Design System, start of the top module:
module System(
	clk,
	rst,
	mbed,
	select,
	GreenBlueServoOut,
	RedServoOut,
	BinRecycleServoOut,
	RedBlueServoOut,
	GreenOtherServoOut,
	dispenseBlueLED,
	dispenseComplete,
	dispenseGreenLED,
	dispenseRedLED,
	mainState,
	mbedOutput,
	results,
	sortBlueLED,
	sortComplete,
	sortGreenLED,
	sortRedLED
);
==> flow/config.mk <==
export PLATFORM = sky130hd
export DESIGN_NAME = System
export DESIGN_NICKNAME = System
export VERILOG_FILES = /design/flow/design.v
export SDC_FILE = /design/flow/constraint.sdc
export NUM_CORES = 4
export LEC_CHECK = 0
export CAP_MARGIN = 20
export CELL_PAD_IN_SITES_GLOBAL_PLACEMENT = 2
export CORE_MARGIN = 2
export CORE_UTILIZATION = 44
export CTS_CLUSTER_DIAMETER = 41
export CTS_CLUSTER_SIZE = 59
export GPL_TIMING_DRIVEN = 1
export SETUP_SLACK_MARGIN = 0.84
export SLEW_MARGIN = 10
export TNS_END_PERCENT = 20
==> flow/constraint.sdc <==
create_clock -name core_clock -period 5.91 [get_ports {clk}]
set_input_delay 1.1820 -clock core_clock [delete_from_list [all_inputs] [get_ports {clk}]]
set_output_delay 1.1820 -clock core_clock [all_outputs]
set_load 0.01 [all_outputs]
run.sh (not shown) runs the stock make flow with config.mk's settings and CLKGATE_MAP_FILE=.
The starting point completed without violations.
==> next run, changes <==
CELL_PAD_IN_SITES_GLOBAL_PLACEMENT = default   (was 2)
CORE_UTILIZATION = 40   (was 44)
CTS_CLUSTER_DIAMETER = default   (was 41)
CTS_CLUSTER_SIZE = default   (was 59)
GPL_TIMING_DRIVEN = default   (was 1)
SETUP_SLACK_MARGIN = default   (was 0.84)
SLEW_MARGIN = 20   (was 10)
TNS_END_PERCENT = default   (was 20)
clock period = 10.0 ns   (was 5.91 ns; I/O delays follow)
Effect: The changed run completed with no timing, DRC or antenna violations. Total power fell by 52%. Final cell count rose by 0.53%. Routed wire length drops by 6.5%. Worst setup slack improves by 2300 ps. Critical path depth rises by 1. Count of clock-buffer cells in the layout drops by 26. Synthesized area is unchanged.

========
## run A
System again, from the RTL that the note above started with.
==> flow/design.v (excerpt) <==
module System(
	clk,
	rst,
	mbed,
	select,
	GreenBlueServoOut,
	RedServoOut,
	BinRecycleServoOut,
	RedBlueServoOut,
	GreenOtherServoOut,
	dispenseBlueLED,
	dispenseComplete,
	dispenseGreenLED,
	dispenseRedLED,
	mainState,
	mbedOutput,
	results,
	sortBlueLED,
	sortComplete,
	sortGreenLED,
	sortRedLED
);
input	clk;
input	rst;
input	[6:0] mbed;
input	[0:0] select;
output	GreenBlueServoOut;
output	RedServoOut;
output	BinRecycleServoOut;
output	RedBlueServoOut;
output	GreenOtherServoOut;
output	[0:0] dispenseBlueLED;
output	[0:0] dispenseComplete;
output	[0:0] dispenseGreenLED;
output	[0:0] dispenseRedLED;
output	[4:0] mainState;
output	[2:0] mbedOutput;
output	[2:0] results;
output	[0:0] sortBlueLED;
output	[0:0] sortComplete;
output	[0:0] sortGreenLED;
output	[0:0] sortRedLED;
wire	[1:0] conDispenseColour;
wire	[0:0] conDispenseStart;
wire	[2:0] conSortColour;
wire	[0:0] conSortStart;
wire	[2:0] controllerOutput;
wire	[0:0] dispenseComplete_ALTERA_SYNTHESIZED;
wire	[9:0] mainBinRecycle;
wire	[1:0] mainDispenseColour;
wire	[0:0] maindispenseStart;
wire	[9:0] mainGreenBlue;
wire	[9:0] mainGreenOther;
wire	[9:0] mainRed;
wire	[9:0] mainRedBlue;
wire	[2:0] mainSortColour;
wire	[0:0] mainSortStart;
wire	[2:0] maintenanceOutput;
wire	[9:0] normalBinRecycle;
wire	[9:0] normalGreenBlue;
wire	[9:0] normalGreenOther;
wire	[9:0] normalRed;
wire	[9:0] normalRedBlue;
wire	[0:0] selectBinRecycle;
wire	[0:0] selectGreenBlue;
wire	[0:0] selectGreenOther;
wire	[0:0] selectRed;
wire	[0:0] selectRedBlue;
wire	[0:0] sortComplete_ALTERA_SYNTHESIZED;
wire	[0:0] startSort;
wire	[9:0] SYNTHESIZED_WIRE_0;
wire	[9:0] SYNTHESIZED_WIRE_1;
wire	[9:0] SYNTHESIZED_WIRE_2;
wire	[2:0] SYNTHESIZED_WIRE_3;
wire	[6:0] SYNTHESIZED_WIRE_4;
  ...
Settings: LEC_CHECK=0, CAP_MARGIN=5, CORE_ASPECT_RATIO=1.76, CORE_MARGIN=2, CORE_UTILIZATION=40, CTS_CLUSTER_DIAMETER=299, MAX_ROUTING_LAYER=met4, SLEW_MARGIN=20; clock period 4.36 ns.
Setup changes, run A to run B
diff --git a/flow/config.mk b/flow/config.mk
--- a/flow/config.mk
+++ b/flow/config.mk
@@ -8,2 +8 @@
-export CAP_MARGIN = 5
-export CORE_ASPECT_RATIO = 1.76
+export CAP_MARGIN = 20
@@ -11,3 +10 @@
-export CORE_UTILIZATION = 40
-export CTS_CLUSTER_DIAMETER = 299
-export MAX_ROUTING_LAYER = met4
+export CORE_UTILIZATION = 65
==> flow/constraint.sdc <==
create_clock -name core_clock -period 4.79 [get_ports {clk}]
set_input_delay 0.9580 -clock core_clock [delete_from_list [all_inputs] [get_ports {clk}]]
set_output_delay 0.9580 -clock core_clock [all_outputs]
set_load 0.01 [all_outputs]
Ratio of final minimum period to clock period: run B vs run A down 0.48 points. Compared with run A, in run B layout buffer count excluding clock buffers dropped about 7%; instance count after placement with tap cells included shows a reduction of 228; worst-margin pin slew now sits higher. Sort run B and run A by cell area after layout, ascending, and run B comes first. Run B — data required time of the worst path 0.34 ns higher, run A as reference. Total power came out lower on run B than on run A.
The following lists how run C was set up differently from run B:
diff --git a/flow/config.mk b/flow/config.mk
--- a/flow/config.mk
+++ b/flow/config.mk
@@ -7,0 +8 @@
+export ABC_AREA = 1
@@ -10 +11 @@
-export CORE_UTILIZATION = 65
+export CORE_UTILIZATION = 71
==> flow/constraint.sdc <==
create_clock -name core_clock -period 7.29 [get_ports {clk}]
set_input_delay 1.4580 -clock core_clock [delete_from_list [all_inputs] [get_ports {clk}]]
set_output_delay 1.4580 -clock core_clock [all_outputs]
set_load 0.01 [all_outputs]
Notes after the runs:
- Looking at final core utilization across run C and run B, the one that comes out lower is run B.
- Post-route total power (run C over run B): decrease, about 34%
- Summary of run C over run B: wire length of the first global-routing pass moved up; worst-case setup margin in the final layout grew by 1.52 ns; power density relative to cell area saw a decrease.
- Row proportion of final cell area spent on non-clock buffers: run C lower / run B higher
- Fraction of synthesis flops using an asynchronous set or reset pin came out exactly the same in run C and run B.
- Worst-case setup slack after placement: run C > run B
Input-level comparison between run D and run C:
diff --git a/flow/config.mk b/flow/config.mk
--- a/flow/config.mk
+++ b/flow/config.mk
@@ -8 +7,0 @@
-export ABC_AREA = 1
@@ -11,0 +11 @@
+export CTS_CLUSTER_SIZE = 25
==> flow/constraint.sdc <==
create_clock -name core_clock -period 3.16 [get_ports {clk}]
set_input_delay 0.6320 -clock core_clock [delete_from_list [all_inputs] [get_ports {clk}]]
set_output_delay 0.6320 -clock core_clock [all_outputs]
set_load 0.01 [all_outputs]
Findings:
- Detailed-routing iteration count for the pre-antenna-repair pass in run D vs run C: down 2
- Compared with run C, in run D ratio of total power to cell area went up; post-placement worst setup slack went down.

========
System again, from the RTL that the note above started with.
==> flow/design.v (excerpt) <==
module System(
	clk,
	rst,
	mbed,
	select,
	GreenBlueServoOut,
	RedServoOut,
	BinRecycleServoOut,
	RedBlueServoOut,
	GreenOtherServoOut,
	dispenseBlueLED,
	dispenseComplete,
	dispenseGreenLED,
	dispenseRedLED,
	mainState,
	mbedOutput,
	results,
	sortBlueLED,
	sortComplete,
	sortGreenLED,
	sortRedLED
);
input	clk;
input	rst;
input	[6:0] mbed;
input	[0:0] select;
output	GreenBlueServoOut;
output	RedServoOut;
output	BinRecycleServoOut;
output	RedBlueServoOut;
output	GreenOtherServoOut;
output	[0:0] dispenseBlueLED;
output	[0:0] dispenseComplete;
output	[0:0] dispenseGreenLED;
output	[0:0] dispenseRedLED;
output	[4:0] mainState;
output	[2:0] mbedOutput;
output	[2:0] results;
output	[0:0] sortBlueLED;
output	[0:0] sortComplete;
output	[0:0] sortGreenLED;
output	[0:0] sortRedLED;
wire	[1:0] conDispenseColour;
wire	[0:0] conDispenseStart;
wire	[2:0] conSortColour;
wire	[0:0] conSortStart;
wire	[2:0] controllerOutput;
wire	[0:0] dispenseComplete_ALTERA_SYNTHESIZED;
wire	[9:0] mainBinRecycle;
wire	[1:0] mainDispenseColour;
wire	[0:0] maindispenseStart;
wire	[9:0] mainGreenBlue;
wire	[9:0] mainGreenOther;
wire	[9:0] mainRed;
wire	[9:0] mainRedBlue;
wire	[2:0] mainSortColour;
wire	[0:0] mainSortStart;
wire	[2:0] maintenanceOutput;
wire	[9:0] normalBinRecycle;
wire	[9:0] normalGreenBlue;
wire	[9:0] normalGreenOther;
  ...
Settings: LEC_CHECK=0, CAP_MARGIN=20, CORE_MARGIN=2, CORE_UTILIZATION=72, PLACE_DENSITY_LB_ADDON=0.11, SETUP_SLACK_MARGIN=0.93, SLEW_MARGIN=20; clock period 3.17 ns.
Next try:
--- a/flow/config.mk
+++ b/flow/config.mk
@@ -6,8 +6,8 @@
 export NUM_CORES = 4
 export LEC_CHECK = 0
+export ABC_AREA = 1
 export CAP_MARGIN = 20
 export CORE_MARGIN = 2
 export CORE_UTILIZATION = 72
-export PLACE_DENSITY_LB_ADDON = 0.11
-export SETUP_SLACK_MARGIN = 0.93
+export CTS_CLUSTER_DIAMETER = 298
 export SLEW_MARGIN = 20
==> flow/constraint.sdc (replaced) <==
create_clock -name core_clock -period 4.7 [get_ports {clk}]
set_input_delay 0.9400 -clock core_clock [delete_from_list [all_inputs] [get_ports {clk}]]
set_output_delay 0.9400 -clock core_clock [all_outputs]
set_load 0.01 [all_outputs]
- routed wire length went up by a little under a tenth
- setup slack gets better by 0.11 ns
- via count increases by about a fifth
Next try:
--- a/flow/config.mk
+++ b/flow/config.mk
@@ -6,8 +6,6 @@
 export NUM_CORES = 4
 export LEC_CHECK = 0
-export ABC_AREA = 1
 export CAP_MARGIN = 20
 export CORE_MARGIN = 2
-export CORE_UTILIZATION = 72
-export CTS_CLUSTER_DIAMETER = 298
+export CORE_UTILIZATION = 40
 export SLEW_MARGIN = 20
==> flow/constraint.sdc (replaced) <==
create_clock -name core_clock -period 6.97 [get_ports {clk}]
set_input_delay 1.3940 -clock core_clock [delete_from_list [all_inputs] [get_ports {clk}]]
set_output_delay 1.3940 -clock core_clock [all_outputs]
set_load 0.01 [all_outputs]
Routed wire length goes down by 13%. Total power went down by 35%. Clock power falls by 34%. Flip-flop count is unchanged. Cell area went down by 3.9%. Register-to-register slack gets better by 2.1 ns. Via count fell by 20%. Synthesized area came out lower by 5.8%. Utilization is lower by 36 points. Hold slack gains 0.013 ns.
Next try:
--- a/flow/config.mk
+++ b/flow/config.mk
@@ -6,6 +6,7 @@
 export NUM_CORES = 4
 export LEC_CHECK = 0
+export ABC_AREA = 1
 export CAP_MARGIN = 20
 export CORE_MARGIN = 2
-export CORE_UTILIZATION = 40
+export CORE_UTILIZATION = 72
 export SLEW_MARGIN = 20
==> flow/constraint.sdc (replaced) <==
create_clock -name core_clock -period 12.1 [get_ports {clk}]
set_input_delay 2.4200 -clock core_clock [delete_from_list [all_inputs] [get_ports {clk}]]
set_output_delay 2.4200 -clock core_clock [all_outputs]
set_load 0.01 [all_outputs]
Effect:
- design area grows by a few percent
- worst setup slack gains 3.0 ns
- die size came out lower by well over a third
- hold slack got worse by 0.012 ns
- combinational power is lower by about a fifth
- global-route usage went up by 14 points
- critical path depth increases by 1
- core utilization is higher by 35 points
- via count goes up by a quarter to a third
Next try:
--- a/flow/config.mk
+++ b/flow/config.mk
@@ -6,7 +6,8 @@
 export NUM_CORES = 4
 export LEC_CHECK = 0
-export ABC_AREA = 1
 export CAP_MARGIN = 20
 export CORE_MARGIN = 2
 export CORE_UTILIZATION = 72
+export HOLD_SLACK_MARGIN = -0.08
+export SETUP_SLACK_MARGIN = 0.77
 export SLEW_MARGIN = 20
==> flow/constraint.sdc (replaced) <==
create_clock -name core_clock -period 3.16 [get_ports {clk}]
set_input_delay 0.6320 -clock core_clock [delete_from_list [all_inputs] [get_ports {clk}]]
set_output_delay 0.6320 -clock core_clock [all_outputs]
set_load 0.01 [all_outputs]
=> Count of clock-buffer cells in the layout fell by 9. Utilization rose by 0.51 points. First-iteration DRC count fell by 20%. Total power rose to 3.7 times its value. Via count fell by 15%. Cell area fell by 4.2%. Setup slack degrades by 4.7 ns.
No activity file was given, so power comes from the tool's default toggle rates.
